==> pepper: inputs <==
## fft16
module fft16 (
    input  wire              clk,
    input  wire              rst_n,
    input  wire              start,
    input  wire signed [8:0] din_i,
    input  wire signed [8:0] din_q,
    output wire              ready,
    output wire              dout_valid,
    output wire signed [8:0] dout_i,
    output wire signed [8:0] dout_q
);
clock: 8.43 ns
lec_check: 0
abc_area: 1
cap_margin: 20
core_margin: 2
core_utilization: 71
place_density_lb_addon: 0.06
setup_slack_margin: 2.5
slew_margin: 20
run.sh (not shown) runs the stock make flow with config.mk's settings and CLKGATE_MAP_FILE=.
==> lagoon (differences from pepper) <==
--- a/flow/config.mk
+++ b/flow/config.mk
@@ -7,8 +7,6 @@
 export LEC_CHECK = 0
-export ABC_AREA = 1
 export CAP_MARGIN = 20
 export CORE_MARGIN = 2
-export CORE_UTILIZATION = 71
-export PLACE_DENSITY_LB_ADDON = 0.06
-export SETUP_SLACK_MARGIN = 2.5
+export CORE_UTILIZATION = 72
+export CTS_CLUSTER_SIZE = 47
 export SLEW_MARGIN = 20
==> flow/constraint.sdc (replaced) <==
create_clock -name core_clock -period 9.58 [get_ports {clk}]
set_input_delay 1.9160 -clock core_clock [delete_from_list [all_inputs] [get_ports {clk}]]
set_output_delay 1.9160 -clock core_clock [all_outputs]
set_load 0.01 [all_outputs]
==> cedar (differences from pepper) <==
--- a/flow/config.mk
+++ b/flow/config.mk
@@ -7,8 +7,6 @@
 export LEC_CHECK = 0
-export ABC_AREA = 1
 export CAP_MARGIN = 20
 export CORE_MARGIN = 2
-export CORE_UTILIZATION = 71
-export PLACE_DENSITY_LB_ADDON = 0.06
-export SETUP_SLACK_MARGIN = 2.5
+export CORE_UTILIZATION = 40
+export SETUP_SLACK_MARGIN = -0.85
 export SLEW_MARGIN = 20
==> flow/constraint.sdc (replaced) <==
create_clock -name core_clock -period 9.91 [get_ports {clk}]
set_input_delay 1.9820 -clock core_clock [delete_from_list [all_inputs] [get_ports {clk}]]
set_output_delay 1.9820 -clock core_clock [all_outputs]
set_load 0.01 [all_outputs]
==> quartz (differences from pepper) <==
--- a/flow/config.mk
+++ b/flow/config.mk
@@ -7,8 +7,5 @@
 export LEC_CHECK = 0
-export ABC_AREA = 1
 export CAP_MARGIN = 20
 export CORE_MARGIN = 2
-export CORE_UTILIZATION = 71
-export PLACE_DENSITY_LB_ADDON = 0.06
-export SETUP_SLACK_MARGIN = 2.5
+export CORE_UTILIZATION = 62
 export SLEW_MARGIN = 20
==> flow/constraint.sdc (replaced) <==
create_clock -name core_clock -period 9.88 [get_ports {clk}]
set_input_delay 1.9760 -clock core_clock [delete_from_list [all_inputs] [get_ports {clk}]]
set_output_delay 1.9760 -clock core_clock [all_outputs]
set_load 0.01 [all_outputs]
==> results <==
lagoon completed, yet does not pass: setup timing. pepper ended with an error in 5_1_grt with GRT-0232. cedar completed, yet does not pass: setup timing. quartz completed and failed the layout checks on setup timing.
Critical path depth, highest first: quartz, lagoon, cedar.
Wire length: lagoon is larger than cedar (18%).
Of quartz and lagoon, lagoon has the higher via count (gap 12%, measured against lagoon).
Sequential share of layout area, lowest first: lagoon, cedar, quartz.
Between lagoon and quartz, the lower worst hold slack is in lagoon (gap 17 ps).
The lowest die size belongs to lagoon, the highest to cedar.
The highest utilization belongs to lagoon, the lowest to cedar.
Clock skew, lowest first: lagoon, quartz, cedar.
Area after synthesis: quartz is smaller than pepper (about 3%).
Count of clock-buffer cells in the layout: quartz is higher than cedar (1).


==> run A <==
fft16 again, from the RTL that the note above started with.
export LEC_CHECK = 0
export ABC_AREA = 1
export CAP_MARGIN = 10
export CELL_PAD_IN_SITES_DETAIL_PLACEMENT = 1
export CELL_PAD_IN_SITES_GLOBAL_PLACEMENT = 2
export CORE_MARGIN = 6
export CORE_UTILIZATION = 56
export MIN_ROUTING_LAYER = met1
export PLACE_DENSITY_LB_ADDON = 0.23
export SETUP_SLACK_MARGIN = 0.24
export SLEW_MARGIN = 25
create_clock -name core_clock -period 7.15 [get_ports {clk}]
==> run X (differences from run A) <==
CAP_MARGIN = 35   (was 10)
CORE_MARGIN = 4   (was 6)
CORE_UTILIZATION = 33   (was 56)
CTS_CLUSTER_SIZE = 91   (was unset)
GPL_ROUTABILITY_DRIVEN = 1   (was unset)
GPL_TIMING_DRIVEN = 0   (was unset)
PLACE_DENSITY_LB_ADDON = unset   (was 0.23)
SETUP_SLACK_MARGIN = 0.78   (was 0.24)
SLEW_MARGIN = 15   (was 25)
TNS_END_PERCENT = 20   (was unset)
==> flow/constraint.sdc (replaced) <==
create_clock -name core_clock -period 9.21 [get_ports {clk}]
set_input_delay 1.8420 -clock core_clock [delete_from_list [all_inputs] [get_ports {clk}]]
set_output_delay 1.8420 -clock core_clock [all_outputs]
set_load 0.01 [all_outputs]
==> comparison <==
Run A ended with an error in 3_1_place_gp_skip_io. Run X finished with setup timing left. Between run A and run X, the lower die area is in run A (gap 39%, measured against run X). In synthesized cell count, run A and run X do not differ. Synthesized area is the same in run A and run X.
==> figures <==
| item | run X | run A |
|---|---|---|
| Summed standard-cell area reported by yosys | 54600 um^2 | 54600 um^2 |
| Height of the chip | 415 um | 324 um |
| Mean instance size in the synthesized netlist | 9.26 um^2 | 9.26 um^2 |
| Number of cells in Yosys stat | 5897 | 5897 |
| FP Core Util | 33.1% | 56.5% |
| Count of standard-cell rows | 149 | 114 |
| Fraction of synthesized cell area taken by the top area cell type | 31.7% | 31.7% |
| Share of the yosys chip area belonging to registers | 39.4% | 39.4% |
| Simple-gate share of the synthesized area | 17.8% | 17.8% |
| Floorplan net count | 6722 | 6722 |
| Total standard cell area after synthesis | 54600 um^2 | 54600 um^2 |
| Die Footprint | 172000 um^2 | 105000 um^2 |
| XOR/XNOR Area Share | 3.21% | 3.21% |
| Number of distinct library cells after synthesis | 70 | 70 |
| Die x size | 415 um | 324 um |
| Outcome | failed layout checks | stopped before the end |
| Stage where the flow stopped | - | 3_1_place_gp_skip_io |
| Layout check failures | setup timing | - |
| MUX area fraction | 0.0183% | 0.0183% |
| Adder-Cell Fraction of Synth Area | 24.1% | 24.1% |
| Placeable core region | 165000 um^2 | 96600 um^2 |
| Most frequently used cell type in the post-synthesis netlist | sky130_fd_sc_hd__nand2_1 | sky130_fd_sc_hd__nand2_1 |
| Leading register cell type out of synthesis | sky130_fd_sc_hd__edfxtp_1 | sky130_fd_sc_hd__edfxtp_1 |
